job 3039:
==> flow/design.v <==
module PPU (
    input clk,
    input rst,
    input i_en,
    input [32-1:0] data_in,
    input [11:0] scaling_factor,
    output logic[6:0] data_out,
    output logic valid,
    output logic [31:0] data_in_out
);
logic [32 - 1:0] relu_out;
logic [32:0] data_shift;
logic [7:0] data_quant;
logic [8:0] data_temp;
always @(*) begin
    relu_out = (data_in[32 - 1])? 32'd0 : data_in;
    /*verilator lint_off WIDTHEXPAND*/
    /*verilator lint_off WIDTHTRUNC*/
    data_shift = ({relu_out, 1'b0} / scaling_factor);
    /*verilator lint_on WIDTHTRUNC*/
    /*verilator lint_on WIDTHEXPAND*/
    data_temp = (data_shift > 127)? 254 : data_shift[8:0] + {8'b0, data_shift[0]};
end
always @(posedge clk) begin
    if(rst) begin
        valid <= 1'd0;
        data_out <= 7'd0;
        data_in_out <= 32'd0;
    end
    else begin
        valid <= i_en;
        data_out <= (i_en)? data_temp[7:1] : 7'd0;
        data_in_out <= data_in;
    end
end
endmodule
clock: 70.9 ns
lec_check: 0
abc_area: 1
cap_margin: 20
core_margin: 2
core_utilization: 72
cts_cluster_size: 15
max_routing_layer: met4
place_density_lb_addon: 0.08
slew_margin: 20
tns_end_percent: 5
run.sh (not shown) runs the stock make flow with config.mk's settings and CLKGATE_MAP_FILE=.
Seen in the log of job 3039: DPL-0038 during detailed placement, after which the run never completed.
[inputs] job 1361 vs job 3039
- ABC_AREA no longer set, was 1
- CORE_UTILIZATION now 69, was 72
- PLACE_DENSITY_LB_ADDON no longer set, was 0.08
- TNS_END_PERCENT no longer set, was 5
- CTS_CLUSTER_SIZE no longer set, was 15
- MAX_ROUTING_LAYER no longer set, was met4
- the clock period (ns, I/O delays scaled along) now 115.0, was 70.9
==> results <==
- Job 1361 completed every stage of the flow, and the final layout passed the timing, design-rule and antenna checks.
- Job 1361: multiplexer area fraction after synthesis 4.1 points above job 3039
- [compare] base=job 3039 new=job 1361: xor and xnor area share after synthesis now smaller, synthesized cell count now sits lower.
- Relative to job 3039, job 1361 improves core area.
- Against job 3039 as the reference, job 1361 delivers a higher complex-gate fraction of the synthesized area.
- Going from job 3039 to job 1361, the post-synthesis cell type count was found to have gone up by about 60%.
- [compare] base=job 3039 new=job 1361: synthesized area lost about 15%, number of cells in the yosys synthesis report fell by about 25%, yosys synthesis chip area shrank by 4200 sq um.
- Job 1361 vs job 3039: global placer's final weighted congestion down
### job 1361 -> job 5424
- swapping 69 for 57 in CORE_UTILIZATION
- putting TNS_END_PERCENT at 5 where nothing was set
- swapping 115.0 for 98.5 in the clock period (ns, I/O delays scaled along)
### Flow results
- [flow] job 5424 | stages: complete | final checks: fail | reason: setup timing
- [compare] base=job 1361 new=job 5424: setup slack at placement shows an increase of 0.80 ns, final-stage net count shows an increase of about 13%, vertical die dimension shows an increase of 9.8%, post-route core utilization shows a reduction of 4.1 points.
- Changes observed in job 5424 relative to job 1361: floorplan row count rose by 7; placed instance area rose by 4600 sq um.
- Wire length: job 5424 and job 1361 compared, lower one is job 1361
For job 6850, these inputs were changed with respect to job 5424:
- clearing TNS_END_PERCENT, which used to be 5
- swapping 57 for 40 in CORE_UTILIZATION
- swapping 98.5 for 120.0 in the clock period (ns, I/O delays scaled along)
- Looking at the reports, job 6850 completed the entire flow and the layout it produced met the timing, design-rule and antenna checks.
- Delta (job 6850 minus job 5424): critical path depth shrank by 6, die area grew by 42%, cell count shrank by 336.

* * *

## run A
// PPU: RTL as listed in full above, without the edits since
clock: 120.0 ns
lec_check: 0
cap_margin: 20
cell_pad_in_sites_global_placement: 0
core_margin: 2
core_utilization: 40
cts_cluster_diameter: 377
cts_cluster_size: 21
gpl_timing_driven: 0
setup_slack_margin: 1.19
slew_margin: 20
tns_end_percent: 15
Having completed the whole flow, run A delivered a layout that passed the timing, design-rule and antenna checks.
What run B does differently from run A at the input level:
Settings: SETUP_SLACK_MARGIN no longer set, was 1.19; TNS_END_PERCENT no longer set, was 15; CTS_CLUSTER_SIZE no longer set, was 21; CELL_PAD_IN_SITES_GLOBAL_PLACEMENT no longer set, was 0; GPL_TIMING_DRIVEN no longer set, was 0; CTS_CLUSTER_DIAMETER no longer set, was 377; CORE_UTILIZATION now 8, was 40; the clock period (ns, I/O delays scaled along) now 150.0, was 120.0.
==> comparison <==
Row met2 track demand over resource: run B lower / run A higher
Run B completed; timing, DRC and antenna clean
Critical path's slowest cell: sky130_fd_sc_hd__o31ai_1 -> run B, sky130_fd_sc_hd__or4_4 -> run A
Going from run A to run B, global-route usage shrinks by 19 points.
Utilization after layout ends up higher on run A.
Comparing wire length for run B and run A, the bigger number came from run A.
A critical path launch point of scaling_factor[0] is what run B shows, while data_in[30] belongs to run A.
[inputs] run C vs run B
Settings: swapping 8 for 40 in CORE_UTILIZATION; putting SETUP_SLACK_MARGIN at 5.0 where nothing was set; swapping 150.0 for 115.0 in the clock period (ns, I/O delays scaled along).
[summary]
Summary of run C over run B: utilization now larger; die size lost about 80%; sequential share of layout area did not really move. Number of rows created at floorplan of run C falls short of that of run B by more than half. The clock network contribution to total cell area of run B and that of run C are within noise of each other. As far as clock tree buffer depth goes, run B and run C are indistinguishable; the numbers are identical. Global-route wire length before repair, run C and run B: higher on run C. Comparing run C and run B, the lower total number of vias is on run B. Between run B and run C, worst hold slack decreased.

* * *

RTL: the design.v shown in full above, as it stands there.
Settings: LEC_CHECK=0, CAP_MARGIN=20, CORE_MARGIN=2, CORE_UTILIZATION=68, CTS_CLUSTER_SIZE=32, HOLD_SLACK_MARGIN=-0.09, SLEW_MARGIN=20, TNS_END_PERCENT=5; clock period 103.0 ns.
The baseline did not get past global routing (5_1_grt) on GRT-0232.
Edit:
- CORE_UTILIZATION: 68 -> 40
- CTS_CLUSTER_SIZE: 32 -> unset
- HOLD_SLACK_MARGIN: -0.09 -> unset
- TNS_END_PERCENT: 5 -> unset
- clock period: 103.0 -> 115.0 ns (I/O delays scaled with it)
Result:
- With this change the flow ran to the end with no violations
- synthesized cell count does not change
- die size goes up by well over a third
- synthesized area stays the same
Edit:
- CORE_UTILIZATION: 40 -> 63
- HOLD_SLACK_MARGIN: unset -> -0.08
- MAX_ROUTING_LAYER: unset -> met4
- clock period: 115.0 -> 100.0 ns (I/O delays scaled with it)
=> This time the run ended with an error in global routing (5_1_grt); synthesized area stays the same; die area falls by 36%; synthesized cell count stays the same.
Edit:
- ABC_AREA: unset -> 1
- CORE_UTILIZATION: 63 -> 68
- CTS_CLUSTER_SIZE: unset -> 15
- HOLD_SLACK_MARGIN: -0.08 -> unset
- clock period: 100.0 -> 70.9 ns (I/O delays scaled with it)
=> With this change the flow stopped in detailed placement (3_5_place_dp) with DPL-0038. Area after synthesis increases by 18%. Die size increases by 8.9%. Synthesized cell count increases by 34%.
